$ cat flow/config.mk
export PLATFORM = sky130hd
export DESIGN_NAME = cpu
export DESIGN_NICKNAME = cpu
export VERILOG_FILES = /design/flow/design.v
export SDC_FILE = /design/flow/constraint.sdc
export NUM_CORES = 4
export LEC_CHECK = 0
export ABC_AREA = 1
export CAP_MARGIN = 25
export CELL_PAD_IN_SITES_DETAIL_PLACEMENT = 2
export CELL_PAD_IN_SITES_GLOBAL_PLACEMENT = 1
export CORE_MARGIN = 2
export CORE_UTILIZATION = 69
export CTS_CLUSTER_SIZE = 30
export GPL_TIMING_DRIVEN = 0
export MAX_ROUTING_LAYER = met4
export PLACE_DENSITY_LB_ADDON = 0.16
export SETUP_SLACK_MARGIN = 1.56
export SLEW_MARGIN = 20
export TNS_END_PERCENT = 40
$ cat flow/run.sh
#!/bin/bash
# the make line also repeats each setting of config.mk as NAME=value (left out here)
make -C /OpenROAD-flow-scripts/flow DESIGN_CONFIG=/design/flow/config.mk WORK_HOME=/design/flow/orfs CLKGATE_MAP_FILE= finish
$ cat flow/constraint.sdc
create_clock -name core_clock -period 8.0 [get_ports {clk}]
set_input_delay 1.6000 -clock core_clock [delete_from_list [all_inputs] [get_ports {clk}]]
set_output_delay 1.6000 -clock core_clock [all_outputs]
set_load 0.01 [all_outputs]
$ cat flow/design.v
module vDFFE(clk, load, in, out);
  parameter n=1;
  input clk, load;
  input [n-1:0] in;
  output [n-1:0] out;
  reg [n-1:0] out;
  reg [n-1:0] vDFF_in;
  always@(*)
    vDFF_in = (load) ? in : out;
  always @(posedge clk)
    out <= vDFF_in;
endmodule
module shifter(in, shift, sout);
	input [15:0] in;
	input [1:0] shift;
	output reg [15:0] sout;
	always@(*) begin
		case(shift)
			2'b00: sout = in;
			2'b01: sout = in << 1;
			2'b10: sout = in >> 1;
			2'b11: begin
				sout = in >> 1;
				sout[15] = in[15];
			end
			default: sout = in;
		endcase
	end
endmodule
module ALU(Ain, Bin, ALUop, out, Z);
	input [15:0] Ain, Bin;
	input [1:0] ALUop;
	output reg Z;
	output reg [15:0] out;
	always@(*) begin
		casex(ALUop)
			2'b00: out = Ain + Bin;
			2'b01: out = Ain - Bin;
			2'b10: out = Ain & Bin;
			2'b11: out = ~Bin;
			default: out = 16'bxxxxxxxxxxxxxxxx;
		endcase
		Z = (out == 16'b0) ? 1'b1 : 1'b0;
	end
endmodule
module regfile(data_in, writenum, write, readnum, clk, data_out);
	input [15:0] data_in;
	input [2:0] writenum, readnum;
	input write, clk;
	output reg [15:0] data_out;
	reg [7:0] writenum_out, readnum_out;
	reg [15:0] R0, R1, R2, R3, R4, R5, R6, R7;
	always@(*) begin
		writenum_out = 8'b0;
		case(writenum)
			3'b000: writenum_out[0] = 1'b1;
			3'b001: writenum_out[1] = 1'b1;
			3'b010: writenum_out[2] = 1'b1;
			3'b011: writenum_out[3] = 1'b1;
			3'b100: writenum_out[4] = 1'b1;
			3'b101: writenum_out[5] = 1'b1;
			3'b110: writenum_out[6] = 1'b1;
			3'b111: writenum_out[7] = 1'b1;
			default: writenum_out = 8'b0;
		endcase
	end
	always@(posedge clk) begin
		if(write) begin
			case(writenum_out)
				8'b00000001: R0 <= data_in;
				8'b00000010: R1 <= data_in;
				8'b00000100: R2 <= data_in;
				8'b00001000: R3 <= data_in;
				8'b00010000: R4 <= data_in;
				8'b00100000: R5 <= data_in;
				8'b01000000: R6 <= data_in;
				8'b10000000: R7 <= data_in;
				default: {R0, R1, R2, R3, R4, R5, R6, R7} <= {8'b0, 8'b0, 8'b0, 8'b0, 8'b0, 8'b0, 8'b0, 8'b0};
			endcase
		end
	end
	always@(*) begin
		readnum_out = 8'b0;
		case(readnum)
			3'b000: readnum_out[0] = 1'b1;
			3'b001: readnum_out[1] = 1'b1;
			3'b010: readnum_out[2] = 1'b1;
			3'b011: readnum_out[3] = 1'b1;
			3'b100: readnum_out[4] = 1'b1;
			3'b101: readnum_out[5] = 1'b1;
			3'b110: readnum_out[6] = 1'b1;
			3'b111: readnum_out[7] = 1'b1;
			default: readnum_out = 8'b0;
		endcase
	end
	always@(*) begin
		case(readnum_out)
			8'b00000001: data_out = R0;
			8'b00000010: data_out = R1;
			8'b00000100: data_out = R2;
			8'b00001000: data_out = R3;
			8'b00010000: data_out = R4;
			8'b00100000: data_out = R5;
			8'b01000000: data_out = R6;
			8'b10000000: data_out = R7;
			default: data_out = 16'b0;
		endcase
	end
endmodule
module datapath(clk,readnum,vsel,loada,loadb,shift,asel,bsel,ALUop,loadc,loads,writenum,write,mdata,PC,sximm5,sximm8,Z_out,datapath_out);
  input clk;
  input [2:0] readnum, writenum;
  input [1:0] ALUop, shift;
  input write, loada, loadb, asel, bsel, loadc, loads;
  input [1:0] vsel;
  input [15:0] sximm5, sximm8, mdata;
  input [7:0] PC;
  output [15:0] datapath_out;
  output [2:0] Z_out;
  wire [15:0] data_out;
  wire [15:0] out;
  wire [15:0] sout;
  wire Z;
  wire [15:0] in;
  wire [15:0] in_loadA;
  wire [15:0] datapath_out;
  wire [2:0] Z_out;
  reg [15:0] data_in;
  reg [15:0] Ain;
  reg [15:0] Bin;
  reg [2:0] status_in;
  regfile REGFILE(.data_in(data_in),.writenum(writenum),.write(write),.readnum(readnum),.clk(clk),.data_out(data_out));
  ALU U2(.Ain(Ain),.Bin(Bin),.ALUop(ALUop),.out(out),.Z(Z));
  shifter U1(.in(in),.shift(shift),.sout(sout));
  always@(*)begin   
    case(vsel)
      2'b00: data_in = datapath_out;
      2'b01: data_in = {8'b0, PC};
      2'b10: data_in = sximm8;
      2'b11: data_in = mdata;
      default: data_in = 16'b0;
    endcase
  end
  always@(*)begin
    if(asel == 1'b1)  
      Ain = 16'b0000000000000000;
    else
      Ain = in_loadA;
  end
  always@(*)begin
    if(bsel == 1'b1)  
      Bin = sximm5;
    else
      Bin = sout;
  end
  always@(*) begin
    status_in[2] = (Ain[15]^Bin[15]) ? 0 : (out[15]^Ain[15]);
    status_in[1] = out[15];
    status_in[0] = Z;
  end
  vDFFE #(16) A(clk, loada, data_out, in_loadA);
  vDFFE #(16) B(clk, loadb, data_out, in);
  vDFFE #(16) C(clk, loadc, out, datapath_out);
  vDFFE #(3) STATUS(clk, loads, status_in, Z_out);
endmodule
module cpu(clk, reset, s, load, in, out, N, V, Z, w);
    input clk, reset, s, load;
    input [15:0] in;
    output [15:0] out;
    output reg N, V, Z, w;
    parameter Swait = 4'b0000, Sdecode = 4'b0001, SgetA = 4'b0010, SgetB = 4'b0011, Swrite = 4'b0100, Srewrite = 4'b0101, Salu = 4'b0110, Sshift = 4'b0111, Sloadout = 4'b1000;
    wire [15:0] decoder_in;
    reg [1:0] op, shift;
    reg [15:0] sximm5, sximm8;
    reg [2:0] opcode, readnum, writenum;
    reg [3:0] state;
    reg [2:0] nsel;
    reg [1:0] vsel;
    reg loada, loadb, asel, bsel, loadc, loads, write;
    wire [2:0] Z_out;
    vDFFE #(16) Instruct_Reg(clk, load, in, decoder_in);
    always@(*) begin
        op = decoder_in[12:11];
        sximm5 = { {11{decoder_in[4]}}, decoder_in[4:0] };
        sximm8 = { {8{decoder_in[7]}}, decoder_in[7:0] };
        shift = decoder_in[4:3];
        opcode = decoder_in[15:13];
    end
    always@(*)begin
       case(nsel)
            3'b001: begin
                readnum = decoder_in[2:0];
                writenum = decoder_in[2:0];
            end  
            3'b010: begin
                readnum = decoder_in[7:5];
                writenum = decoder_in[7:5];
            end  
            3'b100: begin
                readnum = decoder_in[10:8];
                writenum = decoder_in[10:8];
            end  
            default: {readnum, writenum} = 3'b0;
        endcase 
    end
    reg [3:0] state_t;
    reg w_t;
    reg [2:0] nsel_t;
    reg [1:0] vsel_t;
    reg loada_t, loadb_t, asel_t, bsel_t, loadc_t, loads_t, write_t;
    always @(posedge clk) begin
        {state_t, w_t, nsel_t, vsel_t} = {state, w, nsel, vsel};
        {loada_t, loadb_t, asel_t, bsel_t, loadc_t, loads_t, write_t} = {loada, loadb, asel, bsel, loadc, loads, write};
        if(reset == 1'b1) {w_t, state_t} = {1'b1, Swait};
        else begin
            case(state_t)
                Sdecode: begin
                    if(opcode == 3'b110 && op == 2'b10) {w_t, state_t} = {1'b0, Swrite};
                    else {w_t, state_t} = {1'b0, SgetA};
                end
                Swrite: state_t = Swait;
                Swait: begin 
                    state_t = (s == 1'b1) ? Sdecode : Swait;
                    w_t = ~s;
                end
                SgetA: state_t = SgetB;
                SgetB: begin
                    if(opcode == 3'b110 && op == 2'b0) state_t = Sshift;
                    else if(opcode == 3'b101) state_t = Salu;
                end
                Salu: state_t = Sloadout;
                Sshift: state_t = Sloadout;
                Sloadout: state_t = Srewrite;
                Srewrite: state_t = Swait;
                default: {state_t, w_t} = {Swait, 1'b1};
            endcase
        end
        case(state_t)
            SgetA: {nsel_t, loada_t, loadb_t} = {3'b100, 1'b1, 1'b0};
            SgetB: {nsel_t, loadb_t, loada_t} = {3'b001, 1'b1, 1'b0};
            Salu: {asel_t, bsel_t} = {1'b0, 1'b0};
            Sshift: {asel_t, bsel_t} = {1'b1, 1'b0};
            Sloadout: {loadc_t, loads_t} = {1'b1, 1'b1};
            Srewrite: {vsel_t, nsel_t, write_t} = {2'b0, 3'b010, 1'b1};
            Swrite: {vsel_t, nsel_t, write_t} = {2'b10, 3'b100, 1'b1};
            default: begin 
                {nsel_t, vsel_t} = {3'b0, 2'b0};
                {loada_t, loadb_t, loadc_t, loads_t, asel_t, bsel_t, write_t} = 1'b0;
            end
        endcase
        {state, w, nsel, vsel} <= {state_t, w_t, nsel_t, vsel_t};
        {loada, loadb, asel, bsel, loadc, loads, write} <= {loada_t, loadb_t, asel_t, bsel_t, loadc_t, loads_t, write_t};
    end
    datapath DP(
        .clk(clk), 
        .readnum(readnum), 
        .vsel(vsel), 
        .loada(loada), 
        .loadb(loadb), 
        .shift(shift),
        .asel(asel),
        .bsel(bsel),
        .ALUop(op),
        .loadc(loadc),
        .loads(loads),
        .writenum(writenum),
        .write(write),
        .mdata(16'b0),
        .PC(8'b0),
        .sximm5(sximm5),
        .sximm8(sximm8),
        .Z_out(Z_out),
        .datapath_out(out)
    );
    always @(*) begin
        V = Z_out[2];
        N = Z_out[1];
        Z = Z_out[0];
    end
endmodule
==> impl_metrics.tcl, run 1 <==
# metrics dict for downstream scripts
set metrics [dict create \
    outcome "stopped before the end" \
    stop_stage "global placement without I/O" \
    stop_error "[ERROR FLW-0024] Place density exceeds 1.0 (current PLACE_DENSITY_LB_ADDON =  0.16). Please check if the value of  PLACE_DENSITY_LB_ADDON is between 0 and 0.99." \
    floorplan.core_util_pct 70.4 \
    yosys.area_share.simple_pct 19.5 \
    synthArstFlopShare_pct 0 \
    synth_area_mm2 0.0102 \
    coreArea_mm2 0.0145 \
    die_width_um 126 \
    ys_chip_area_mm2 0.0102 \
    post-synth-top-count-cell "nor2_1" \
    ys_sh_aoi_pct 9.61 \
    fp-row-count 44 \
    common_cells "nor2_1, edfxtp_1, nand2_1" \
    top_area_share_pct 58.6 \
    die_h_um 126 \
    ys_warn_count 7 \
    synthCells 999 \
    ys_seq_share_pct 61.4 \
    ff_type "edfxtp_1" \
    yosys_cells 999 \
    die_area_mm2 0.0158 \
    synth_adder_area_share_pct 3.02 \
    synth_area_leader_cell "edfxtp_1" \
    mux_share_pct 0.491 \
    ys_sh_xor_pct 1.37 \
    syn_avg_cell_area_um2 10.2 \
    ys_seq_elements 213 \
    topCellsByArea "edfxtp_1, nor2_1, nand2_1" \
    enable_flop_cells 199 \
    ys_types 46 \
    logic_family "simple AND/OR/NAND/NOR gates" \
    fp_nets 1043 \
]
==> run 2: changes to the inputs <==
Settings changed: CAP_MARGIN 25 to 20, CELL_PAD_IN_SITES_DETAIL_PLACEMENT 2 to default, CELL_PAD_IN_SITES_GLOBAL_PLACEMENT 1 to default, CORE_ASPECT_RATIO from default to 0.92, CORE_UTILIZATION 69 to 72, CTS_CLUSTER_DIAMETER from default to 47, CTS_CLUSTER_SIZE 30 to 51, GPL_ROUTABILITY_DRIVEN from default to 1, GPL_TIMING_DRIVEN 0 to 1, MIN_ROUTING_LAYER from default to met1, PLACE_DENSITY from default to 0.38, PLACE_DENSITY_LB_ADDON 0.16 to default, SETUP_SLACK_MARGIN 1.56 to 1.07, TNS_END_PERCENT 40 to 60.
Clock period 8.0 ns to 3.71 ns, I/O delays scaled along.
==> run 2 against run 1 <==
Against the previous run: the layout now fails its checks (negative setup slack); synthesized cell count unchanged; die area shrank 4.0%; area after synthesis did not move.
==> impl_metrics.tcl, run 2 <==
# metrics dict for downstream scripts
set metrics [dict create \
    overflow 0 \
    preCtsSetupSlack_ps -144 \
    wl_um 34100 \
    dp_hpwl_um 18300 \
    whs_path_depth 2 \
    timing.reg2reg.worst_path_depth 27 \
    worstPathArrival_ps 4330 \
    syn_to_final_growth_pct 24.5 \
    tritoncts "yes" \
    ff_type "edfxtp_1" \
    grt_max_degree 24 \
    power_frac_comb_pct 25.7 \
    pg_clk_mw 2.29 \
    drtAntennaViolNets 0 \
    holdWs_ps 467 \
    insertedDiodeCount 0 \
    slew_violations 0 \
    viasPerCell 7.10 \
    hp-start "state[2]$_DFF_P_" \
    ys_types 46 \
    power.total_mw 6.86 \
    r2r_slack_ps -250 \
    hold_buffers 0 \
    p_comb_mw 1.76 \
    fp-row-count 41 \
    post-synth-top-count-cell "nor2_1" \
    power_switching_mw 2.31 \
    cap_violations 0 \
    leakagePower_nw 5.09 \
    final_util_pct 92.0 \
    ir_drop_mv 0.596 \
    crit_family "simple AND/OR/NAND/NOR gates" \
    fmax_mhz 252 \
    cts_buffers 20 \
    die_h_um 118 \
    finalHoldViolations 0 \
    antenna_found_initial 2 \
    ys_warn_count 7 \
    endpoint_kind "flop" \
    wl_per_cell_um 26.3 \
    syn_avg_cell_area_um2 10.2 \
    ys_sh_xor_pct 1.37 \
    port_buffers 39 \
    p_clk_share_pct 33.3 \
    synthCells 999 \
    setup_viol 4 \
    crit_start "Instruct_Reg.out[4]$_DFFE_PP_" \
    htreeDepth 1 \
    fin_nets 1155 \
    cp_num_cells 27 \
    power_leader "registers" \
    nFillCells 474 \
    logic_family "simple AND/OR/NAND/NOR gates" \
    io-pin-count 40 \
    cp_slowest_cell "edfxtp_1" \
    max-slew-margin-rel_pct 35.2 \
    crit_buf_inv 8 \
    r2r-start "Instruct_Reg.out[4]$_DFFE_PP_" \
    setup_slack_ps -251 \
    clkTransAtPathRegs_ps 80 \
    synth_area_leader_cell "edfxtp_1" \
    grtUsageTotal_pct 42.3 \
    synth_area_mm2 0.0102 \
    grt_pass1_vias 8367 \
    common_cells "nor2_1, edfxtp_1, nand2_1" \
    endpoint "DP.STATUS.out[0]$_DFFE_PP_" \
    critPathMaxFanout 5 \
    grt_pass1_wl_um 46800 \
    period_needed_ps 3960 \
    synth_adder_area_share_pct 3.02 \
    top_area_share_pct 58.6 \
    critical_path_class "flop to flop" \
    violations "negative setup slack" \
    root_buffer "clkbuf_16" \
    swShare_pct 33.7 \
    hp-class "flop to flop" \
    grt_setup_unrepaired "yes" \
    ys_sh_aoi_pct 9.61 \
    fp_nets 1043 \
    enable_flop_cells 199 \
    yosys.area_share.simple_pct 19.5 \
    power_density_mw_per_mm2 540 \
    coreArea_mm2 0.0138 \
    holdPathEnd "state[0]$_DFF_P_" \
    clock_latency_ps 530 \
    num_vias 9206 \
    r2r-end "DP.STATUS.out[0]$_DFFE_PP_" \
    finalCritPeriodShare_pct 107 \
    die_area_mm2 0.0151 \
    p_int_mw 4.55 \
    clockBufferDepth 3 \
    floorplan.core_util_pct 73.9 \
    topCellsByArea "edfxtp_1, nor2_1, nand2_1" \
    startpoint_type "flop" \
    yosys_cells 999 \
    synthArstFlopShare_pct 0 \
    drtIter0Drc 1844 \
    outcome "finished with violations" \
    place.gp.congestion 0.923 \
    drt-pass1-iter-count 6 \
    tightest_slew_ps 971 \
    cts_sinks 213 \
    fin_skew_ps 33.6 \
    critical_path.max_stage_delay_ps 460 \
    die_width_um 128 \
    mux_share_pct 0.491 \
    ys_seq_elements 213 \
    ys_chip_area_mm2 0.0102 \
    drc_errors 0 \
    cp_data_required_time_ps 4080 \
    tool_warnings 37 \
    seqPwrFrac_pct 40.9 \
    seq_power_mw 2.80 \
    ys_seq_share_pct 61.4 \
]
[run 2: layout make-up]
class | instances | area (um^2) | area share (%)
tap | 172 | 215 | 1.70
clock buffer | 21 | 526 | 4.14
multi-input combinational | 670 | 4090 | 32.2
inverter | 88 | 347 | 2.73
clock inverter | 15 | 205 | 1.62
sequential | 213 | 6260 | 49.3
timing repair buffer | 118 | 1050 | 8.31
[run 2: metrics by stage]
step | area, um^2 | TNS [ps] | std cells
after floorplan | 10300 | 0 | 999
after global placement | 11100 | -176 | 1219
after detailed placement | 11100 | -205 | 1219
after CTS | 12300 | 0 | 1285
after global routing | 12700 | -2160 | 1297
final | 12700 | -477 | 1297
[run 2: repair_timing]
item	CTS	global route
pin swaps	41	44
setup buffers	30	12
gates resized	81	67
endpoints found under the setup margin	33	107
[run 2: metal layers]
| metal | global-route usage (%) | part of all wire [%] | vias up |
|---|---|---|---|
| li1 | - | - | 3724 |
| met1 | 55.4 | 32 | 4171 |
| met2 | 64.7 | 45 | 1040 |
| met3 | 9.28 | 15 | 271 |
| met4 | 18.5 | 7.4 | 0 |
| met5 | - | 0 | - |
==> run 3: changes to the inputs <==
Settings changed: ABC_AREA 1 to default, CORE_ASPECT_RATIO 0.92 to default, CORE_UTILIZATION 72 to 65, CTS_CLUSTER_DIAMETER 47 to default, CTS_CLUSTER_SIZE 51 to default, GPL_ROUTABILITY_DRIVEN 1 to default, GPL_TIMING_DRIVEN 1 to default, MAX_ROUTING_LAYER met4 to default, MIN_ROUTING_LAYER met1 to default, PLACE_DENSITY 0.38 to default, SETUP_SLACK_MARGIN 1.07 to default, TNS_END_PERCENT 60 to default.
Clock period 3.71 ns to 4.45 ns, I/O delays scaled along.
==> run 3 against run 2 <==
Against the previous run: register-to-register slack gained 330 ps; sequential cell count is the same; fmax shrank 9.3%; largest power group unchanged; the run now finishes clean; first-iteration DRC count shrank 48%; utilization shrank 16 points.
==> impl_metrics.tcl, run 3 <==
# metrics dict for downstream scripts
set metrics [dict create \
    crit_family "simple AND/OR/NAND/NOR gates" \
    holdWs_ps 464 \
    ff_type "edfxtp_1" \
    swShare_pct 28.1 \
    cts_sinks 213 \
    ys_warn_count 7 \
    wl_per_cell_um 22.7 \
    antenna_found_initial 0 \
    top_area_share_pct 57.3 \
    tool_warnings 33 \
    holdPathEnd "state[0]$_DFF_P_" \
    outcome "no timing/DRC/antenna violations" \
    fin_cells 1212 \
    power_leader "registers" \
    nFillCells 1061 \
    r2r-start "Instruct_Reg.out[3]$_DFFE_PP_" \
    die_h_um 131 \
    coreArea_mm2 0.0158 \
    fin_skew_ps 13.6 \
    die_area_mm2 0.0171 \
    period_needed_ps 4370 \
    ys_sh_xor_pct 2.18 \
    hp-class "flop to flop" \
    hp-start "state[6]$_DFF_P_" \
    grt_pass1_vias 7665 \
    ir_drop_mv 0.511 \
    worstPathArrival_ps 4740 \
    ys_sh_aoi_pct 12.7 \
    io-pin-count 40 \
    finalHoldViolations 0 \
    whs_path_depth 2 \
    hold_buffers 0 \
    synthArstFlopShare_pct 0 \
    setup_viol 0 \
    viasPerCell 6.45 \
    clock_latency_ps 500 \
    seqPwrFrac_pct 45.5 \
    ys_chip_area_mm2 0.0104 \
    seqCellArea_mm2 0.00626 \
    post-synth-top-count-cell "edfxtp_1" \
    insertedDiodeCount 0 \
    fp-row-count 46 \
    critical_path.max_stage_delay_ps 510 \
    ys_seq_elements 213 \
    cap_violations 0 \
    wl_um 27500 \
    cp_slowest_cell "or4b_4" \
    finalCritPeriodShare_pct 98.1 \
    grt_pass1_wl_um 41700 \
    crit_buf_inv 3 \
    power_frac_comb_pct 21.0 \
    ys_seq_share_pct 60.0 \
    ys_types 70 \
    grt_max_degree 34 \
    p_clk_share_pct 33.5 \
    tightest_slew_ps 1230 \
    drtIter0Drc 963 \
    syn_to_final_growth_pct 14.4 \
    syn_avg_cell_area_um2 11.3 \
    power_density_mw_per_mm2 433 \
    p_comb_mw 1.09 \
    place_inst 1165 \
    endpoint_kind "flop" \
    tritoncts "yes" \
    synth_area_leader_cell "edfxtp_1" \
    seq_power_mw 2.35 \
    synth_adder_area_share_pct 2.95 \
    cp_cell_sequence "inv_1, ha_2, buf_6, nand2_1, o21ai_1, inv_1, ha_2, a21oi_1, fa_1, a21o_1, a211oi_1, nor3_1, or3_4, nor2_1, or4b_4, nor4bb_2, and4bb_1" \
    dp_hpwl_um 18400 \
    r2r-end "DP.STATUS.out[0]$_DFFE_PP_" \
    yosys.area_share.simple_pct 16.3 \
    cp_num_cells 17 \
    cp_data_required_time_ps 4820 \
    critical_path_class "flop to flop" \
    drtAntennaViolNets 0 \
    power_switching_mw 1.45 \
    startpoint_type "flop" \
    combGateArea_mm2 0.00404 \
    yosys_cells 926 \
    htreeDepth 1 \
    slew_violations 0 \
    fin_nets 1026 \
    topCellsByArea "edfxtp_1, nor2_1, a21oi_1" \
    fp_nets 970 \
    clockBufferDepth 3 \
    port_buffers 39 \
    cts_buffers 22 \
    common_cells "edfxtp_1, nor2_1, nand2_1" \
    grtUsageTotal_pct 32.7 \
    pg_clk_mw 1.73 \
    max-slew-margin-rel_pct 17.2 \
    crit_start "Instruct_Reg.out[3]$_DFFE_PP_" \
    clkTransAtPathRegs_ps 70 \
    r2r_slack_ps 80 \
    drt-pass1-iter-count 6 \
    fmax_mhz 229 \
    drc_errors 0 \
    overflow 0 \
    enable_flop_cells 199 \
    root_buffer "clkbuf_16" \
    logic_family "simple AND/OR/NAND/NOR gates" \
    mux_share_pct 3.52 \
    critPathMaxFanout 13 \
    floorplan.core_util_pct 66.1 \
    place.gp.congestion 0.943 \
    die_width_um 131 \
    synthCells 926 \
    leakagePower_nw 4.36 \
    timing.reg2reg.worst_path_depth 17 \
    num_vias 7813 \
    endpoint "DP.STATUS.out[0]$_DFFE_PP_" \
    p_int_mw 3.72 \
    synth_area_mm2 0.0104 \
]
run 3: final cells by class:
type | instances | share of cell area [%]
repair buffers | 72 | 5.38
flip-flops and latches | 213 | 52.4
clock buffers | 27 | 4.95
multi-input cells | 659 | 33.9
well taps | 216 | 2.27
inverters | 14 | 0.472
clock inverters | 11 | 0.629
run 3: metal layers:
layer | wire length, um | global-route usage [%] | vias up
li1 | - | - | 3495
met1 | 10000 | 42.1 | 3714
met2 | 13700 | 56.8 | 505
met3 | 2720 | 5.58 | 99
met4 | 1050 | 11.3 | 0
met5 | 0 | 0 | -
run 3: timing repair:
item,4_1_cts,5_1_grt
pin swaps,0,4
resized,2,25
setup buffers,0,9
endpoints found under the setup margin,1,3
run 3: per-stage QoR:
stage / setup TNS [ps] / util [%] / total power, mW / setup WS [ps] / cell area [um^2]
global route: -83.1 / 75.7 / 5.34 / -83.1 / 11900
detailed placement: 0 / 70.2 / 3.37 / 9.58 / 11100
finish: 0 / 75.7 / 5.17 / 84.0 / 11900
global placement: 0 / 70.2 / 3.33 / 209 / 11100
floorplan: 0 / - / 3.06 / 438 / 10400
CTS: 0 / 74.5 / 5.07 / 47.3 / 11700
==> run 4: changes to the inputs <==
Settings changed: ABC_AREA from default to 1, CORE_UTILIZATION 65 to 72, PLACE_DENSITY from default to 0.86.
Clock period 4.45 ns to 3.41 ns, I/O delays scaled along.
==> run 4 against run 3 <==
Against the previous run: the layout now fails its checks (negative setup slack); final area is 7.4% higher; critical path depth is 7 higher; area after synthesis decreased by 2.2%; critical path type unchanged.
==> impl_metrics.tcl, run 4 <==
# metrics dict for downstream scripts
set metrics [dict create \
    outcome "finished with violations" \
    violations "negative setup slack" \
    die_area_mm2 0.0151 \
    power_switching_mw 2.47 \
    setup_slack_ps -895 \
    top_area_share_pct 58.6 \
    cap_violations 0 \
    ys_warn_count 7 \
    ff_type "edfxtp_1" \
    tns_ps -7250 \
    cp_num_cells 24 \
    io-pin-count 40 \
    crit_buf_inv 6 \
    power_frac_comb_pct 28.6 \
    crit_start "Instruct_Reg.out[4]$_DFFE_PP_" \
    die_h_um 123 \
    setup_viol 15 \
    grt_pass1_vias 8767 \
    fp-row-count 43 \
    fmax_mhz 232 \
    p_clk_share_pct 30.6 \
    ys_sh_xor_pct 1.37 \
    ys_sh_aoi_pct 9.61 \
    critPathMaxFanout 8 \
    cts_buffers 22 \
    dp_hpwl_um 18000 \
    p_comb_mw 2.15 \
    synthArstFlopShare_pct 0 \
    nFillCells 460 \
    critical_path_class "flop to flop" \
    ys_chip_area_mm2 0.0102 \
    antenna_found_initial 3 \
    wl_um 38100 \
    synthCells 999 \
    timing.reg2reg.worst_path_depth 24 \
    placed_area_mm2 0.0114 \
    grt_pass1_wl_um 46200 \
    grt_max_degree 20 \
    r2r-end "DP.STATUS.out[2]$_SDFFCE_PP0P_" \
    seqPwrFrac_pct 40.8 \
    pg_clk_mw 2.30 \
    holdPathEnd "state[0]$_DFF_P_" \
    floorplan.core_util_pct 73.4 \
    num_vias 9713 \
    finalHoldViolations 0 \
    fin_cells 1351 \
    hp-class "flop to flop" \
    grtUsageTotal_pct 41.2 \
    viasPerCell 7.19 \
    drtAntennaViolNets 0 \
    clock_latency_ps 530 \
    period_needed_ps 4310 \
    finalCritPeriodShare_pct 126 \
    drt-pass1-iter-count 16 \
    synth_area_mm2 0.0102 \
    yosys.area_share.simple_pct 19.5 \
    syn_to_final_growth_pct 25.7 \
    preCtsSetupSlack_ps -481 \
    tritoncts "yes" \
    synth_area_leader_cell "edfxtp_1" \
    wl_per_cell_um 28.2 \
    tightest_slew_ps 1180 \
    p_int_mw 5.04 \
    die_width_um 123 \
    overflow 0 \
    hold_buffers 0 \
    r2r_slack_ps -900 \
    ys_seq_elements 213 \
    synth_adder_area_share_pct 3.02 \
    cp_cell_sequence "inv_2, buf_6, ha_4, buf_4, buf_6, a21oi_1, nand2_1, nand2_1, nand2_1, buf_4, nor3_1, o21ai_1, xnor2_1, inv_1, ha_4, nand2_1, nor2_1, nand2_1, nand2_1, nand3_1, nand3_2, nand2_2, nand2_2, a21oi_2" \
    final_cell_area_mm2 0.0128 \
    fp_nets 1043 \
    root_buffer "clkbuf_16" \
    grt_setup_unrepaired "yes" \
    cts_sinks 213 \
    clkTransAtPathRegs_ps 80 \
    whs_path_depth 2 \
    yosys_cells 999 \
    topCellsByArea "edfxtp_1, nor2_1, nand2_1" \
    common_cells "nor2_1, edfxtp_1, nand2_1" \
    leakagePower_nw 5.20 \
    endpoint_kind "flop" \
    place.gp.congestion 0.959 \
    power_leader "registers" \
    startpoint_type "flop" \
    fin_skew_ps 27.6 \
    max-slew-margin-rel_pct 21.6 \
    swShare_pct 32.9 \
    enable_flop_cells 199 \
    cp_common_cell "nand2_1" \
    mux_share_pct 0.491 \
    port_buffers 39 \
    endpoint "DP.STATUS.out[2]$_SDFFCE_PP0P_" \
    cp_data_required_time_ps 3710 \
    drtIter0Drc 2033 \
    power_density_mw_per_mm2 586 \
    ys_types 46 \
    hp-start "state[2]$_DFF_P_" \
    syn_avg_cell_area_um2 10.2 \
    critical_path.max_stage_delay_ps 450 \
    slew_violations 0 \
    r2r-start "Instruct_Reg.out[4]$_DFFE_PP_" \
    crit_family "simple AND/OR/NAND/NOR gates" \
    post-synth-top-count-cell "nor2_1" \
    tool_warnings 33 \
    cp_slowest_cell "edfxtp_1" \
    worstPathArrival_ps 4600 \
    drc_errors 0 \
    ys_seq_share_pct 61.4 \
    ir_drop_mv 0.620 \
    htreeDepth 1 \
    logic_family "simple AND/OR/NAND/NOR gates" \
    clockBufferDepth 3 \
    place_inst 1281 \
    final_util_pct 92.3 \
    coreArea_mm2 0.0139 \
    fin_nets 1197 \
    seq_power_mw 3.06 \
]
[run 4: layout make-up]
type	count	area [um^2]	area share (%)
diodes	2	5.00	0.0391
clock buffers	28	583	4.55
clock inverters	12	77.6	0.605
inverters	88	335	2.62
multi-input cells	670	4000	31.2
flip-flops and latches	213	6260	48.8
well taps	180	225	1.76
repair buffers	158	1330	10.4
[run 4: routing by layer]
layer | share of wire [%] | wire (um) | track usage [%]
met1 | 29 | 11200 | 49.5
met2 | 45 | 17200 | 69.8
met3 | 15 | 5870 | 8.21
met4 | 9.8 | 3740 | 23.5
met5 | 0.27 | 102 | 0
[run 4: what timing repair did]
item | CTS | global route
setup endpoints to repair | 14 | 14
pin swaps | 38 | 51
endpoints found under the hold margin | 0 | 0
buffers inserted | 14 | 16
gates resized | 65 | 104
[run 4: metrics by stage]
| stage | hold slack [ps] | total power, mW |
|---|---|---|
| after CTS | 460 | 6.82 |
| after floorplan | 413 | 3.89 |
| final | 455 | 7.51 |
| after global placement | 437 | 4.48 |
| after detailed placement | 442 | 4.51 |
| after global routing | 465 | 7.64 |
==> run 5: changes to the inputs <==
Settings changed: ABC_AREA 1 to default, CORE_ASPECT_RATIO from default to 0.61, CORE_UTILIZATION 72 to 68, CTS_CLUSTER_DIAMETER from default to 288, GPL_ROUTABILITY_DRIVEN from default to 1, GPL_TIMING_DRIVEN from default to 1, MAX_ROUTING_LAYER from default to met4, MIN_ROUTING_LAYER from default to met1, PLACE_DENSITY 0.86 to 0.73, SETUP_SLACK_MARGIN from default to -0.19, TNS_END_PERCENT from default to 25.
Clock period 3.41 ns to 4.13 ns, I/O delays scaled along.
==> run 5 against run 4 <==
Against the previous run: still fails the layout checks on negative setup slack; die area grew 8.2%; non-clock buffer count shrank 51; total power decreased by 24%; combinational power decreased by 39%; worst hold slack better by 7.8 ps; fmax increased by 1.2%; critical path depth is 6 lower; synthesized cell count down 7.3%; sequential cell count unchanged; first-iteration DRC count decreased by 41%; utilization decreased by 11 points; clock skew fell by 12 ps; critical path type unchanged; largest power group unchanged.
==> impl_metrics.tcl, run 5 <==
# metrics dict for downstream scripts
set metrics [dict create \
    power_switching_mw 1.61 \
    power_density_mw_per_mm2 466 \
    mux_share_pct 3.52 \
    setup_slack_ps -123 \
    p_int_mw 4.09 \
    clkTransAtPathRegs_ps 70 \
    overflow 0 \
    cp_cell_sequence "buf_4, ha_4, buf_4, o21ai_0, a2bb2oi_1, nor4_2, a41o_1, xnor2_1, ha_1, o21ai_2, o21ai_2, nor3_4, buf_4, o211a_1, o41a_1, nor2_1, nor4bb_4, and4bb_1" \
    post-synth-top-count-cell "edfxtp_1" \
    fp_nets 970 \
    drtIter0Drc 1190 \
    leakagePower_nw 4.55 \
    seq_power_mw 2.53 \
    ys_seq_elements 213 \
    ys_sh_xor_pct 2.18 \
    enable_flop_cells 199 \
    topCellsByArea "edfxtp_1, nor2_1, a21oi_1" \
    ff_type "edfxtp_1" \
    ys_types 70 \
    holdPathEnd "state[0]$_DFF_P_" \
    crit_buf_inv 3 \
    top_area_share_pct 57.3 \
    synthCells 926 \
    endpoint "DP.STATUS.out[0]$_DFFE_PP_" \
    violations "negative setup slack" \
    cts_buffers 20 \
    tightest_slew_ps 1180 \
    hp-start "state[6]$_DFF_P_" \
    grtUsageTotal_pct 36.5 \
    finalCritPeriodShare_pct 103 \
    fin_cells 1231 \
    root_buffer "clkbuf_16" \
    die_area_mm2 0.0164 \
    cp_common_cell "buf_4" \
    drc_errors 0 \
    cts_sinks 213 \
    clockBufferDepth 3 \
    max-slew-margin-rel_pct 20.7 \
    grt_pass1_vias 7760 \
    critical_path.max_stage_delay_ps 480 \
    fp-row-count 35 \
    preCtsSetupSlack_ps -429 \
    clock_latency_ps 500 \
    r2r_slack_ps -120 \
    tritoncts "yes" \
    synth_area_mm2 0.0104 \
    logic_family "simple AND/OR/NAND/NOR gates" \
    crit_start "Instruct_Reg.out[4]$_DFFE_PP_" \
    yosys_cells 926 \
    power_frac_comb_pct 23.1 \
    wl_um 28800 \
    hp-class "flop to flop" \
    htreeDepth 1 \
    r2r-start "Instruct_Reg.out[4]$_DFFE_PP_" \
    synth_area_leader_cell "edfxtp_1" \
    power_leader "registers" \
    synthArstFlopShare_pct 0 \
    p_clk_share_pct 32.5 \
    place.gp.congestion 0.901 \
    viasPerCell 6.61 \
    pg_clk_mw 1.85 \
    critPathMaxFanout 10 \
    seqPwrFrac_pct 44.4 \
    antenna_found_initial 0 \
    cp_num_cells 18 \
    ys_warn_count 7 \
    fmax_mhz 235 \
    syn_avg_cell_area_um2 11.3 \
    r2r-end "DP.STATUS.out[0]$_DFFE_PP_" \
    startpoint_type "flop" \
    insertedDiodeCount 0 \
    floorplan.core_util_pct 69.4 \
    outcome "finished with violations" \
    die_width_um 163 \
    timing.reg2reg.worst_path_depth 18 \
    ys_sh_aoi_pct 12.7 \
    cp_slowest_cell "o41a_1" \
    slew_violations 0 \
    synth_adder_area_share_pct 2.95 \
    whs_path_depth 2 \
    wl_per_cell_um 23.4 \
    fin_skew_ps 15.4 \
    crit_family "AND-OR/OR-AND gates" \
    coreArea_mm2 0.0150 \
    drt-pass1-iter-count 6 \
    endpoint_kind "flop" \
    worstPathArrival_ps 4610 \
    io-pin-count 40 \
    tool_warnings 33 \
    common_cells "edfxtp_1, nor2_1, nand2_1" \
    setup_viol 1 \
    ys_chip_area_mm2 0.0104 \
    die_h_um 101 \
    ys_seq_share_pct 60.0 \
    finalHoldViolations 0 \
    num_vias 8143 \
    p_comb_mw 1.31 \
    cp_data_required_time_ps 4490 \
    ir_drop_mv 0.434 \
    grt_max_degree 33 \
    dp_hpwl_um 19700 \
    syn_to_final_growth_pct 17.3 \
    period_needed_ps 4250 \
    swShare_pct 28.2 \
    cap_violations 0 \
    fin_nets 1059 \
    grt_pass1_wl_um 43100 \
    yosys.area_share.simple_pct 16.3 \
    hold_buffers 0 \
    drtAntennaViolNets 0 \
    place_inst 1189 \
    port_buffers 39 \
    final_util_pct 81.4 \
    critical_path_class "flop to flop" \
]
-- run 5: cell type report --
class                   count  area (um^2)
multi-input cells         659         4110
clock inverters             9          104
clock buffers              26          544
flip-flops and latches    213         6260
inverters                  14         52.6
repair buffers            107          905
well taps                 203          254
fillers                   836         2800
-- run 5: layer usage --
| metal | vias to the layer above | track usage (%) | part of all wire [%] |
|---|---|---|---|
| li1 | 3571 | - | - |
| met1 | 3881 | 52.3 | 40 |
| met2 | 621 | 53.9 | 44 |
| met4 | 0 | 9.67 | 2.3 |
| met5 | - | - | 0 |
| met3 | 70 | 7.73 | 13 |
-- run 5: timing repair --
item / CTS / global route
endpoints found under the setup margin: 1 / 4
gates resized: 9 / 42
buffers inserted: 1 / 6
pin swaps: 1 / 15
gates cloned: 0 / 0
hold endpoints to repair: 0 / 0
-- run 5: stage by stage --
step	cell area [um^2]	total power [mW]	hold slack, ps	TNS (ps)
final	12200	5.69	463	-123
after detailed placement	11300	3.74	455	-554
after global routing	12200	5.86	479	-698
after global placement	11300	3.70	445	-255
after floorplan	10400	3.29	423	0
after CTS	12000	5.57	467	-259
==> run 6: changes to the inputs <==
Settings changed: CORE_ASPECT_RATIO 0.61 to default, CORE_UTILIZATION 68 to 66, CTS_CLUSTER_DIAMETER 288 to default, GPL_ROUTABILITY_DRIVEN 1 to default, GPL_TIMING_DRIVEN 1 to default, MAX_ROUTING_LAYER met4 to default, MIN_ROUTING_LAYER met1 to default, PLACE_DENSITY 0.73 to default, SETUP_SLACK_MARGIN -0.19 to 1.41, TNS_END_PERCENT 25 to default.
Clock period 4.13 ns to 5.56 ns, I/O delays scaled along.
==> run 6 against run 5 <==
Against the previous run: the run now finishes clean; sequential share of layout area about the same; area after synthesis unchanged; critical path depth up 1; synthesized cell count unchanged; total power down 26%; global-route usage down 3.9 points; cell count down 1.1%; clock skew up 2.1 ps; via count down 3.2%; wire length down 4.2%.
==> impl_metrics.tcl, run 6 <==
# metrics dict for downstream scripts
set metrics [dict create \
    outcome "no timing/DRC/antenna violations" \
    die_width_um 130 \
    seqCellArea_mm2 0.00626 \
    r2r_slack_ps 1280 \
    timing.reg2reg.worst_path_depth 19 \
    grt_pass1_wl_um 41100 \
    whs_path_depth 2 \
    setup_viol 0 \
    synth_area_leader_cell "edfxtp_1" \
    clockBufferDepth 3 \
    viasPerCell 6.47 \
    cts_sinks 213 \
    endpoint "DP.STATUS.out[0]$_DFFE_PP_" \
    io-pin-count 40 \
    clock_latency_ps 520 \
    tns_ps 0 \
    insertedDiodeCount 0 \
    grt_max_degree 35 \
    endpoint_kind "flop" \
    die_area_mm2 0.0168 \
    seqPwrFrac_pct 44.5 \
    tool_warnings 34 \
    cp_data_required_time_ps 5830 \
    crit_buf_inv 3 \
    r2r-start "Instruct_Reg.out[4]$_DFFE_PP_" \
    fmax_mhz 233 \
    slew_violations 0 \
    final_cell_area_mm2 0.0122 \
    crit_start "Instruct_Reg.out[4]$_DFFE_PP_" \
    synthCells 926 \
    placed_area_mm2 0.0109 \
    power_density_mw_per_mm2 346 \
    cts_buffers 22 \
    pg_clk_mw 1.38 \
    ff_type "edfxtp_1" \
    common_cells "edfxtp_1, nor2_1, nand2_1" \
    synth_area_mm2 0.0104 \
    mux_share_pct 3.52 \
    syn_to_final_growth_pct 17.3 \
    seq_power_mw 1.88 \
    preCtsSetupSlack_ps 834 \
    grt_setup_unrepaired "yes" \
    port_buffers 39 \
    cp_slowest_cell "edfxtp_1" \
    drc_errors 0 \
    ir_drop_mv 0.292 \
    grt_pass1_vias 7598 \
    grtUsageTotal_pct 32.5 \
    hp-start "state[6]$_DFF_P_" \
    yosys_cells 926 \
    cap_violations 0 \
    ys_sh_xor_pct 2.18 \
    ys_seq_elements 213 \
    drt-pass1-iter-count 5 \
    tightest_slew_ps 1220 \
    critical_path_class "flop to flop" \
    r2r-end "DP.STATUS.out[0]$_DFFE_PP_" \
    power_leader "registers" \
    power_frac_comb_pct 23.0 \
    drtIter0Drc 895 \
    nFillCells 916 \
    syn_avg_cell_area_um2 11.3 \
    p_int_mw 3.03 \
    top_area_share_pct 57.3 \
    wl_um 27600 \
    p_comb_mw 0.974 \
    enable_flop_cells 199 \
    power_switching_mw 1.20 \
    fp-row-count 45 \
    max-slew-margin-rel_pct 17.7 \
    setup_slack_ps 1280 \
    combGateArea_mm2 0.00423 \
    hp-class "flop to flop" \
    drtAntennaViolNets 0 \
    synthArstFlopShare_pct 0 \
    die_h_um 130 \
    fin_nets 1037 \
    topCellsByArea "edfxtp_1, nor2_1, a21oi_1" \
    crit_family "AND-OR/OR-AND gates" \
    antenna_found_initial 1 \
    finalHoldViolations 0 \
    ys_sh_aoi_pct 12.7 \
    tritoncts "yes" \
    dp_hpwl_um 17600 \
    ys_types 70 \
    finalCritPeriodShare_pct 77.1 \
    root_buffer "clkbuf_16" \
    critical_path.max_stage_delay_ps 410 \
    htreeDepth 1 \
    swShare_pct 28.5 \
    fin_skew_ps 17.5 \
    ys_chip_area_mm2 0.0104 \
    synth_adder_area_share_pct 2.95 \
    critPathMaxFanout 8 \
    ys_seq_share_pct 60.0 \
    leakagePower_nw 4.45 \
    p_clk_share_pct 32.5 \
    worstPathArrival_ps 4550 \
    overflow 0 \
    fp_nets 970 \
    cp_num_cells 19 \
    coreArea_mm2 0.0153 \
    place.gp.congestion 0.911 \
    startpoint_type "flop" \
    ys_warn_count 7 \
    num_vias 7879 \
    cp_cell_sequence "buf_4, ha_4, buf_12, o21ai_1, a21oi_1, a21oi_2, and3_4, and2_1, a21oi_1, xnor2_1, ha_1, o21a_1, buf_4, a21oi_2, o31ai_4, nand2b_1, mux2i_1, or3_1, and4bb_1" \
    post-synth-top-count-cell "edfxtp_1" \
    holdPathEnd "state[0]$_DFF_P_" \
    period_needed_ps 4280 \
    clkTransAtPathRegs_ps 60 \
    floorplan.core_util_pct 68.1 \
    wl_per_cell_um 22.6 \
    yosys.area_share.simple_pct 16.3 \
    logic_family "simple AND/OR/NAND/NOR gates" \
]
==> run 6: what timing repair did <==
action / CTS / global route
buffers inserted: 20 / 16
pin swaps: 15 / 35
hold buffers: 0 / 0
resized: 37 / 40
setup endpoints to repair: 7 / 4
cloned: 1 / 0
==> run 6: routing by layer <==
layer,global-route usage [%],routed length [um],share of wire [%],vias up
met1,42.8,10300,37,3751
met4,11.8,919,3.3,2
li1,-,-,-,3525
met2,54.8,13500,49,518
met3,5.90,2800,10,83
met5,0,13,0.047,-
==> run 6: final cells by class <==
cell class	count	area share [%]
Tap cell	211	2.16
Inverter	14	0.460
Timing Repair Buffer	83	6.16
Clock buffer	32	5.06
Clock inverter	6	0.440
Sequential cell	213	51.2
Multi-Input combinational cell	659	34.6
==> run 6: per-stage QoR <==
stage / instances / hold slack (ps) / utilization (%) / total power, mW
after floorplan: 926 / 423 / - / 2.45
after global placement: 1143 / 438 / 71.4 / 2.65
after detailed placement: 1143 / 438 / 71.4 / 2.67
after CTS: 1202 / 453 / 77.8 / 4.10
after global routing: 1218 / 490 / 79.9 / 4.37
final: 1218 / 454 / 79.9 / 4.23
==> run 7: changes to the inputs <==
Settings changed: ABC_AREA from default to 1, CELL_PAD_IN_SITES_DETAIL_PLACEMENT from default to 1, CORE_ASPECT_RATIO from default to 1.07, CORE_MARGIN 2 to 5, CORE_UTILIZATION 66 to 35, CTS_CLUSTER_DIAMETER from default to 66, CTS_CLUSTER_SIZE from default to 21, GPL_ROUTABILITY_DRIVEN from default to 1, GPL_TIMING_DRIVEN from default to 0, MAX_ROUTING_LAYER from default to met4, MIN_ROUTING_LAYER from default to met2, PLACE_DENSITY from default to 0.73, SETUP_SLACK_MARGIN 1.41 to 1.03, SLEW_MARGIN 20 to 40, TNS_END_PERCENT from default to 90.
Clock period 5.56 ns to 4.76 ns, I/O delays scaled along.
==> run 7 against run 6 <==
Against the previous run: non-clock buffer count rose by 19; sequential power rose by 16%; first-iteration DRC count rose to 3.4 times the previous value; register-to-register slack got worse by 790 ps; clock-buffer cell count fell by 14; fmax up 0.17%.
==> impl_metrics.tcl, run 7 <==
# metrics dict for downstream scripts
set metrics [dict create \
    worstPathArrival_ps 4520 \
    wl_per_cell_um 24.4 \
    critical_path_class "flop to flop" \
    grt_max_degree 23 \
    overflow 0 \
    drt-pass1-iter-count 9 \
    ys_seq_elements 213 \
    tightest_slew_ps 896 \
    cap_violations 0 \
    floorplan.core_util_pct 35.6 \
    clockBufferDepth 3 \
    io-pin-count 40 \
    critical_path.max_stage_delay_ps 500 \
    fp-row-count 64 \
    die_area_mm2 0.0326 \
    p_comb_mw 1.28 \
    topCellsByArea "edfxtp_1, nor2_1, nand2_1" \
    fin_nets 1134 \
    period_needed_ps 4280 \
    finalHoldViolations 0 \
    critPathMaxFanout 6 \
    cp_num_cells 22 \
    cts_sinks 213 \
    syn_avg_cell_area_um2 10.2 \
    seqPwrFrac_pct 45.7 \
    p_clk_share_pct 27.5 \
    ys_types 46 \
    tns_ps 0 \
    fmax_mhz 234 \
    clkTransAtPathRegs_ps 100 \
    yosys.area_share.simple_pct 19.5 \
    syn_to_final_growth_pct 21.7 \
    ys_warn_count 7 \
    r2r-start "Instruct_Reg.out[4]$_DFFE_PP_" \
    antenna_found_initial 0 \
    power.total_mw 4.79 \
    ff_type "edfxtp_1" \
    outcome "no timing/DRC/antenna violations" \
    hp-start "state[1]$_DFF_P_" \
    grtUsageTotal_pct 30.7 \
    synthArstFlopShare_pct 0 \
    synth_area_leader_cell "edfxtp_1" \
    pg_clk_mw 1.32 \
    p_int_mw 3.19 \
    viasPerCell 7.72 \
    ys_sh_xor_pct 1.37 \
    timing.reg2reg.worst_path_depth 22 \
    dp_hpwl_um 22800 \
    common_cells "nor2_1, edfxtp_1, nand2_1" \
    ir_drop_mv 0.177 \
    r2r-end "DP.STATUS.out[0]$_DFFE_PP_" \
    cp_data_required_time_ps 5000 \
    hold_buffers 0 \
    drtAntennaViolNets 0 \
    nFillCells 3134 \
    cts_buffers 15 \
    power_leader "registers" \
    final_util_pct 43.3 \
    yosys_cells 999 \
    drc_errors 0 \
    endpoint "DP.STATUS.out[0]$_DFFE_PP_" \
    cp_common_cell "nand2_1" \
    ys_sh_aoi_pct 9.61 \
    finalCritPeriodShare_pct 89.9 \
    post-synth-top-count-cell "nor2_1" \
    mux_share_pct 0.491 \
    tritoncts "yes" \
    slew_violations 0 \
    synth_area_mm2 0.0102 \
    power_switching_mw 1.60 \
    logic_family "simple AND/OR/NAND/NOR gates" \
    synthCells 999 \
    place.gp.congestion 0.930 \
    wl_um 35700 \
    power_frac_comb_pct 26.8 \
    enable_flop_cells 199 \
    tool_warnings 33 \
    clock_latency_ps 510 \
    whs_path_depth 2 \
    cp_slowest_cell "edfxtp_1" \
    holdPathEnd "state[6]$_DFF_P_" \
    power_density_mw_per_mm2 386 \
    fin_skew_ps 31.9 \
    htreeDepth 1 \
    crit_family "simple AND/OR/NAND/NOR gates" \
    num_vias 11280 \
    r2r_slack_ps 480 \
    grt_pass1_wl_um 50400 \
    seq_power_mw 2.19 \
    die_width_um 175 \
    max-slew-margin-rel_pct 38.6 \
    setup_viol 0 \
    endpoint_kind "flop" \
    root_buffer "clkbuf_16" \
    cp_cell_sequence "inv_2, ha_4, buf_8, buf_4, a21oi_1, nand2_1, nand2_1, nand2_1, nor2_1, nand2_2, nand2_2, xor2_1, ha_4, nand2_4, o21ai_2, nand3b_1, a21oi_2, o21ai_2, o211ai_1, nor2_1, nand2_1, nor3_4" \
    grt_pass1_vias 12259 \
    ys_chip_area_mm2 0.0102 \
    crit_buf_inv 3 \
    crit_start "Instruct_Reg.out[4]$_DFFE_PP_" \
    port_buffers 38 \
    hp-class "flop to flop" \
    leakagePower_nw 4.76 \
    startpoint_type "flop" \
    grt_setup_unrepaired "yes" \
    coreArea_mm2 0.0287 \
    die_h_um 187 \
    swShare_pct 33.4 \
    synth_adder_area_share_pct 3.02 \
    ys_seq_share_pct 61.4 \
    fp_nets 1043 \
    drtIter0Drc 3043 \
    top_area_share_pct 58.6 \
]
[run 7: repair_timing]
item | in CTS | in global routing
gates resized | 56 | 104
pin swaps | 28 | 46
buffers inserted | 16 | 20
endpoints found under the setup margin | 14 | 14
[run 7: layout make-up]
cell class	count	area, um^2	area share, %
Tap cell	363	454	3.66
Timing Repair Buffer	74	666	5.36
Clock buffer	18	387	3.12
Buffer	28	166	1.34
Multi-Input combinational cell	670	4080	32.8
Inverter	88	340	2.74
Sequential cell	213	6260	50.4
Antenna cell	1	2.50	0.0202
Clock inverter	6	61.3	0.494
[run 7: routing by layer]
layer	wire length, um	up-vias	track usage [%]
li1	-	3637	-
met1	0	3643	-
met2	18000	3395	39.2
met3	12700	605	35.0
met4	4970	0	6.95
met5	0	-	-
[run 7: per-stage QoR]
| stage | instance area [um^2] | hold slack, ps | setup slack, ps | std cells |
|---|---|---|---|---|
| after CTS | 11800 | 471 | 664 | 1440 |
| after global routing | 12400 | 514 | 379 | 1460 |
| after global placement | 11000 | 435 | 403 | 1400 |
| after detailed placement | 11100 | 458 | 314 | 1400 |
| after floorplan | 10200 | 413 | 1260 | 999 |
| final | 12400 | 484 | 482 | 1461 |
==> run 8: changes to the inputs <==
Settings changed: ABC_AREA 1 to default, CELL_PAD_IN_SITES_DETAIL_PLACEMENT 1 to default, CORE_ASPECT_RATIO 1.07 to 0.61, CORE_MARGIN 5 to 2, CORE_UTILIZATION 35 to 70, CTS_CLUSTER_DIAMETER 66 to 288, CTS_CLUSTER_SIZE 21 to default, GPL_TIMING_DRIVEN 0 to 1, MIN_ROUTING_LAYER met2 to met1, SETUP_SLACK_MARGIN 1.03 to -0.19, SLEW_MARGIN 40 to 20, TNS_END_PERCENT 90 to 25.
Clock period 4.76 ns to 4.32 ns, I/O delays scaled along.
==> run 8 against run 7 <==
Against the previous run: the layout now fails its checks (negative setup slack); worst setup slack got worse by 530 ps; first-iteration DRC count decreased by 55%; combinational power fell by 7%; clock skew down 20 ps; clock-buffer cell count is 7 higher; sequential cell count is the same; worst hold slack got worse by 8.7 ps; largest power group unchanged; highest routed layer unchanged.
==> impl_metrics.tcl, run 8 <==
# metrics dict for downstream scripts
set metrics [dict create \
    final_cell_area_mm2 0.0120 \
    r2r-end "DP.STATUS.out[0]$_DFFE_PP_" \
    ys_sh_aoi_pct 12.7 \
    power_frac_comb_pct 22.1 \
    p_int_mw 3.84 \
    power_switching_mw 1.57 \
    endpoint_kind "flop" \
    worstPathArrival_ps 4730 \
    cp_data_required_time_ps 4690 \
    ys_seq_share_pct 60.0 \
    io-pin-count 40 \
    finalCritPeriodShare_pct 101 \
    drtAntennaViolNets 0 \
    drc_errors 0 \
    insertedDiodeCount 0 \
    slew_violations 0 \
    fmax_mhz 229 \
    hp-class "flop to flop" \
    wl_um 29900 \
    enable_flop_cells 199 \
    htreeDepth 1 \
    power_leader "registers" \
    critical_path_class "flop to flop" \
    synthCells 926 \
    ys_seq_elements 213 \
    yosys.area_share.simple_pct 16.3 \
    fp-row-count 34 \
    period_needed_ps 4360 \
    topCellsByArea "edfxtp_1, nor2_1, a21oi_1" \
    fin_skew_ps 12.4 \
    cts_buffers 20 \
    die_area_mm2 0.0159 \
    seqPwrFrac_pct 44.7 \
    top_area_share_pct 57.3 \
    grtUsageTotal_pct 38.6 \
    outcome "finished with violations" \
    ys_sh_xor_pct 2.18 \
    ys_types 70 \
    coreArea_mm2 0.0144 \
    port_buffers 39 \
    hp-start "w$_SDFFE_PP1N_" \
    seq_power_mw 2.42 \
    crit_buf_inv 3 \
    fp_nets 970 \
    tightest_slew_ps 1190 \
    synthArstFlopShare_pct 0 \
    violations "negative setup slack" \
    viasPerCell 6.87 \
    tritoncts "yes" \
    wl_met3_um 4530 \
    root_buffer "clkbuf_16" \
    overflow 0 \
    place.gp.congestion 1.03 \
    drt-pass1-iter-count 6 \
    grt_pass1_wl_um 44900 \
    power_density_mw_per_mm2 450 \
    timing.reg2reg.worst_path_depth 17 \
    ys_chip_area_mm2 0.0104 \
    startpoint_type "flop" \
    synth_area_mm2 0.0104 \
    leakagePower_nw 4.44 \
    antenna_found_initial 0 \
    drtIter0Drc 1367 \
    ff_type "edfxtp_1" \
    final_util_pct 83.5 \
    setup_slack_ps -43.5 \
    clock_latency_ps 500 \
    p_clk_share_pct 33.2 \
    cp_slowest_cell "edfxtp_1" \
    r2r-start "Instruct_Reg.out[3]$_DFFE_PP_" \
    ir_drop_mv 0.299 \
    max-slew-margin-rel_pct 20.2 \
    cap_violations 0 \
    grt_pass1_vias 7792 \
    die_width_um 160 \
    num_vias 8291 \
    highest_layer "met4" \
    common_cells "edfxtp_1, nor2_1, nand2_1" \
    r2r_slack_ps -40 \
    endpoint "DP.STATUS.out[0]$_DFFE_PP_" \
    holdPathEnd "w$_SDFFE_PP1N_" \
    combGateArea_mm2 0.00407 \
    pg_clk_mw 1.80 \
    dp_hpwl_um 19500 \
    syn_avg_cell_area_um2 11.3 \
    swShare_pct 29.0 \
    clkTransAtPathRegs_ps 70 \
    grt_max_degree 31 \
    fin_nets 1040 \
    yosys_cells 926 \
    critical_path.max_stage_delay_ps 470 \
    wl_met2_um 13200 \
    clockBufferDepth 3 \
    finalHoldViolations 0 \
    post-synth-top-count-cell "edfxtp_1" \
    ys_warn_count 7 \
    setup_viol 1 \
    placed_area_mm2 0.0111 \
    whs_path_depth 1 \
    tool_warnings 33 \
    synth_adder_area_share_pct 2.95 \
    nFillCells 748 \
    p_comb_mw 1.19 \
    cp_num_cells 17 \
    logic_family "simple AND/OR/NAND/NOR gates" \
    die_h_um 99.3 \
    wl_per_cell_um 24.7 \
    met1Wirelength_um 11100 \
    syn_to_final_growth_pct 15.5 \
    cp_cell_sequence "inv_2, ha_4, clkinvlp_4, buf_4, a2bb2oi_2, nor4_4, a41o_1, o21ai_0, xnor2_1, ha_1, o21a_1, nand3_1, o31ai_4, nand2b_1, mux2i_1, or3_1, and4bb_1" \
    crit_family "simple AND/OR/NAND/NOR gates" \
    critPathMaxFanout 9 \
    floorplan.core_util_pct 72.3 \
    crit_start "Instruct_Reg.out[3]$_DFFE_PP_" \
    seqCellArea_mm2 0.00626 \
    mux_share_pct 3.52 \
    cts_sinks 213 \
    synth_area_leader_cell "edfxtp_1" \
]
-- run 8: timing repair --
action / 4_1_cts / 5_1_grt
hold buffers: 0 / 0
resized: 3 / 32
endpoints found under the setup margin: 1 / 5
buffers inserted: 1 / 13
pin swaps: 1 / 9
-- run 8: stage by stage --
step                      cells  setup slack (ps)  power (mW)  hold WS (ps)  TNS, ps
final                      1207             -43.5        5.41           476    -43.5
after global routing       1207              -380        5.56           494     -822
after CTS                  1194              -181        5.25           478     -267
after detailed placement   1158              -237        3.49           463     -440
after global placement     1158               152        3.45           446        0
after floorplan             926               308        3.15           423        0
-- run 8: layer usage --
| layer | vias to the layer above | track usage, % |
|---|---|---|
| li1 | 3528 | - |
| met3 | 119 | 11.0 |
| met5 | - | - |
| met1 | 3899 | 54.5 |
| met2 | 745 | 55.6 |
| met4 | 0 | 11.3 |
-- run 8: cell type report --
cell class	instances	share of cell area, %
clock buffer	25	4.49
clock inverter	10	0.894
inverter	14	0.468
multi-input combinational	659	33.8
sequential	213	52.0
tap	198	2.06
timing repair buffer	88	6.30
==> run 9: changes to the inputs <==
Settings changed: ABC_AREA from default to 1, CAP_MARGIN 20 to 15, CELL_PAD_IN_SITES_DETAIL_PLACEMENT from default to 1, CORE_ASPECT_RATIO 0.61 to 1.07, CORE_MARGIN 2 to 4, CORE_UTILIZATION 70 to 35, CTS_CLUSTER_DIAMETER 288 to 66, CTS_CLUSTER_SIZE from default to 21, GPL_TIMING_DRIVEN 1 to 0, MIN_ROUTING_LAYER met1 to met2, SETUP_SLACK_MARGIN -0.19 to 1.03, SLEW_MARGIN 20 to 40, TNS_END_PERCENT 25 to 90.
Clock period 4.32 ns to 5.96 ns, I/O delays scaled along.
==> run 9 against run 8 <==
Against the previous run: the run now finishes clean; wire length up 4.8%; clock power down 43%; final area down 3.7%; synthesized cell count up 7.9%; fmax down 4.7%; clock-buffer cell count down 6; first-iteration DRC count up 92%; combinational power down 37%.
==> impl_metrics.tcl, run 9 <==
# metrics dict for downstream scripts
set metrics [dict create \
    tritoncts "yes" \
    swShare_pct 30.3 \
    enable_flop_cells 199 \
    timing.reg2reg.worst_path_depth 22 \
    holdPathEnd "state[0]$_DFF_P_" \
    crit_family "AND-OR/OR-AND gates" \
    drc_errors 0 \
    die_h_um 185 \
    die_width_um 173 \
    fmax_mhz 218 \
    startpoint_type "flop" \
    hold_buffers 0 \
    drt-pass1-iter-count 8 \
    grt_pass1_vias 12037 \
    wl_um 31300 \
    setup_viol 0 \
    seqPwrFrac_pct 49.7 \
    synth_adder_area_share_pct 3.02 \
    syn_avg_cell_area_um2 10.2 \
    ys_seq_share_pct 61.4 \
    slew_violations 0 \
    critical_path.max_stage_delay_ps 470 \
    common_cells "nor2_1, edfxtp_1, nand2_1" \
    critPathMaxFanout 5 \
    mux_share_pct 0.491 \
    endpoint "DP.STATUS.out[0]$_DFFE_PP_" \
    cp_num_cells 22 \
    ys_sh_xor_pct 1.37 \
    post-synth-top-count-cell "nor2_1" \
    endpoint_kind "flop" \
    r2r-end "DP.STATUS.out[0]$_DFFE_PP_" \
    power_leader "registers" \
    viasPerCell 7.48 \
    floorplan.core_util_pct 35.6 \
    placed_area_mm2 0.0111 \
    max-slew-margin-rel_pct 42.3 \
    wl_per_cell_um 22.0 \
    cp_common_cell "inv_1" \
    ff_type "edfxtp_1" \
    dp_hpwl_um 22900 \
    r2r_slack_ps 1380 \
    p_clk_share_pct 29.1 \
    critical_path_class "flop to flop" \
    drtIter0Drc 2621 \
    fin_skew_ps 23.7 \
    synthArstFlopShare_pct 0 \
    pg_clk_mw 1.02 \
    clockBufferDepth 3 \
    coreArea_mm2 0.0287 \
    hp-start "state[2]$_DFF_P_" \
    clkTransAtPathRegs_ps 90 \
    root_buffer "clkbuf_16" \
    topCellsByArea "edfxtp_1, nor2_1, nand2_1" \
    num_vias 10663 \
    grt_pass1_wl_um 48000 \
    ys_chip_area_mm2 0.0102 \
    yosys_cells 999 \
    ys_warn_count 7 \
    synth_area_leader_cell "edfxtp_1" \
    power_density_mw_per_mm2 303 \
    fin_nets 1100 \
    ys_sh_aoi_pct 9.61 \
    seq_power_mw 1.74 \
    synthCells 999 \
    logic_family "simple AND/OR/NAND/NOR gates" \
    synth_area_mm2 0.0102 \
    cp_cell_sequence "inv_1, ha_1, inv_1, nand2_1, a21boi_0, ha_1, inv_1, nor3_2, inv_1, nor2_2, nand3_1, nand2_1, xor2_1, ha_1, a21oi_1, o21a_1, nand3_1, xnor2_1, o21ai_0, nor2_1, nand2_1, nor3_2" \
    port_buffers 38 \
    crit_buf_inv 4 \
    ir_drop_mv 0.139 \
    htreeDepth 1 \
    period_needed_ps 4580 \
    final_cell_area_mm2 0.0116 \
    cp_data_required_time_ps 6190 \
    drtAntennaViolNets 0 \
    insertedDiodeCount 0 \
    io-pin-count 40 \
    cts_buffers 14 \
    leakagePower_nw 4.53 \
    power_frac_comb_pct 21.3 \
    grtUsageTotal_pct 30.0 \
    fp-row-count 64 \
    fp_nets 1043 \
    whs_path_depth 2 \
    tns_ps 0 \
    outcome "no timing/DRC/antenna violations" \
    ys_seq_elements 213 \
    crit_start "Instruct_Reg.out[3]$_DFFE_PP_" \
    grt_max_degree 23 \
    clock_latency_ps 490 \
    overflow 0 \
    p_int_mw 2.45 \
    hp-class "flop to flop" \
    cap_violations 0 \
    nFillCells 3204 \
    r2r-start "Instruct_Reg.out[3]$_DFFE_PP_" \
    yosys.area_share.simple_pct 19.5 \
    worstPathArrival_ps 4800 \
    cp_slowest_cell "a21boi_0" \
    finalCritPeriodShare_pct 76.8 \
    antenna_found_initial 0 \
    tightest_slew_ps 866 \
    grt_setup_unrepaired "no" \
    finalHoldViolations 0 \
    syn_to_final_growth_pct 13.6 \
    die_area_mm2 0.0319 \
    p_comb_mw 0.747 \
    place.gp.congestion 0.931 \
    top_area_share_pct 58.6 \
    tool_warnings 31 \
    power_switching_mw 1.07 \
    ys_types 46 \
    cts_sinks 213 \
]
==> run 9: stage by stage <==
stage	utilization (%)	hold WS (ps)	setup slack (ps)	instances	total power, mW
2_1_floorplan	-	413	2460	999	2.22
3_3_place_gp	38.5	420	1660	1400	2.43
3_5_place_dp	38.6	441	1500	1400	2.47
4_1_cts	40.2	461	1430	1422	3.46
5_1_grt	40.4	519	1030	1425	3.65
6_report	40.4	461	1380	1425	3.51
==> run 9: layer usage <==
metal	vias up	wire [um]	GRT usage [%]	share of wire, %
met2	3077	16500	39.0	53
met3	446	11600	34.5	37
li1	3569	-	-	-
met4	0	3230	4.73	10
met1	3571	0	-	0
met5	-	0	-	0
==> run 9: area by class of cell <==
| cell class | instances | area (um^2) | share of cell area (%) |
|---|---|---|---|
| Buffer | 28 | 136 | 1.18 |
| Clock buffer | 19 | 390 | 3.37 |
| Clock inverter | 3 | 45.0 | 0.389 |
| Inverter | 88 | 333 | 2.87 |
| Multi-Input combinational cell | 670 | 3560 | 30.8 |
| Sequential cell | 213 | 6260 | 54.0 |
| Tap cell | 363 | 454 | 3.92 |
| Timing Repair Buffer | 41 | 407 | 3.51 |
==> run 9: what timing repair did <==
| item | 4_1_cts | 5_1_grt |
|---|---|---|
| endpoints found under the setup margin | 0 | 1 |
| resized | 0 | 2 |
| hold endpoints to repair | 0 | 0 |
| setup buffers | 0 | 2 |
No activity file was given, so power comes from the tool's default toggle rates.
